== v35 ==
Design calculator, start of the top module:
module calculator (input CLOCK_50,
							input RESET,
							input KEYPRESSED,
							input [3:0] KEYCODE,
							input [3:0] KEY,
							output [0:6] HEX0, HEX1, HEX2, HEX3, HEX4, HEX5, HEX6, HEX7
							);
Settings: LEC_CHECK=0, ABC_AREA=1, CAP_MARGIN=5, CORE_MARGIN=2, CORE_UTILIZATION=72, CTS_CLUSTER_DIAMETER=297, MAX_ROUTING_LAYER=met4, SETUP_SLACK_MARGIN=3.21, SLEW_MARGIN=30; clock period 27.3 ns.
run.sh (not shown) runs the stock make flow with config.mk's settings and CLKGATE_MAP_FILE=.
v35: aborted in global routing (5_1_grt) (tool error)
Input changes introduced in v34 (baseline for comparison: v35):
Settings: changing SLEW_MARGIN from 30 to 20; changing CAP_MARGIN from 5 to 20; removing CTS_CLUSTER_DIAMETER (formerly 297); changing CORE_UTILIZATION from 72 to 40; removing SETUP_SLACK_MARGIN (formerly 3.21); removing MAX_ROUTING_LAYER (formerly met4); changing the clock period (ns, I/O delays scaled along) from 27.3 to 38.4.
Notes after the runs:
In v34 relative to v35, die height had gone up by more than a quarter.
Count of input and output buffers came out exactly the same in v34 and v35.
The final layout from v34, which completed every stage, passed the timing, DRC and antenna checks at the end of the flow.
| total placed instance area | lower: v34 |
Diff v35 -> v34 | post-CTS setup-driven buffer insertion count | decrease of 270
Compared with v35, in v34 area reported by Yosys stat essentially unchanged, cell total after placement increased about 5%, x dimension of the die increased about 34%, total die size increased 79%, placer's final routability congestion estimate decreased 0.090.
Modified inputs, v4 compared to v34
Settings: setting MAX_ROUTING_LAYER to met4 for the first time; changing CORE_UTILIZATION from 40 to 71; changing the clock period (ns, I/O delays scaled along) from 38.4 to 24.2.
The log for v4 ends in global routing (5_1_grt) with error GRT-0232, so the run never completed.
Area after synthesis: v34 vs v4 identical
When v4 is set beside v34, its row count turns out to be 32 smaller.
Of v4 and v34, the higher area of the die belongs to v34.
Relative to v4, the following input files were edited for v24:
Settings: CORE_UTILIZATION changed from 71 to 65; the clock period (ns, I/O delays scaled along) changed from 24.2 to 31.3.
### Flow results
v24 has completed all stages; timing, DRC and antenna checks passed. Row count (higher): v24. v24 vs. v4: share of synthesized cell area in full adder, half adder and majority cells closely matched the old numbers; final estimated routing congestion in global placement roughly the same.

calculator again, from the RTL that the note above started with.
Settings: LEC_CHECK=0, ABC_AREA=0, CAP_MARGIN=20, CELL_PAD_IN_SITES_GLOBAL_PLACEMENT=1, CORE_MARGIN=3, CORE_UTILIZATION=19, CTS_CLUSTER_DIAMETER=53, CTS_CLUSTER_SIZE=16, PLACE_DENSITY=0.48, SETUP_SLACK_MARGIN=5.0, SLEW_MARGIN=0, TNS_END_PERCENT=15; clock period 58.1 ns.
The baseline finished with timing, DRC and antenna clean.
Next try:
Settings changed: ABC_AREA 0 to 1, CAP_MARGIN 20 to 40, CELL_PAD_IN_SITES_GLOBAL_PLACEMENT 1 to 0, CORE_MARGIN 3 to 2, CORE_UTILIZATION 19 to 70, CTS_CLUSTER_SIZE 16 to unset, TNS_END_PERCENT 15 to 5.
Clock period 58.1 ns to 68.8 ns, I/O delays scaled along.
Result:
- utilization came out higher by 53 points
- via count rose by 8.1%
- setup slack is better by 22 ns
- critical path depth falls by 17
- sequential cell count does not change
- design area is lower by 11%
- wire length drops by 21%
- sequential share of layout area went up by 0.95 points
Next try:
Settings changed: CAP_MARGIN 40 to 20, CELL_PAD_IN_SITES_GLOBAL_PLACEMENT 0 to unset, CORE_UTILIZATION 70 to 44, CTS_CLUSTER_DIAMETER 53 to unset, PLACE_DENSITY 0.48 to unset, SETUP_SLACK_MARGIN 5.0 to unset, SLEW_MARGIN 0 to 20, TNS_END_PERCENT 5 to unset.
Clock period 68.8 ns to 33.3 ns, I/O delays scaled along.
What happened: Clock-buffer cell count is lower by 2; maximum frequency increases by about 21%; clock skew drops by 0.0088 ns; core utilization went down by 27 points; register-to-register slack gets worse by 29 ns; flip-flop count does not change.
Next try:
Settings changed: CORE_UTILIZATION 44 to 40.
Clock period 33.3 ns to 50.0 ns, I/O delays scaled along.
What happened: Non-clock buffer count shrinks by 77. Clock-buffer cell count shrinks by 2. Worst setup slack gets better by 9.6 ns. Worst hold slack barely changes. Area after synthesis does not change. Core utilization shrinks by 4.8 points. Routed wire length shrinks slightly. Cell area shrinks slightly.
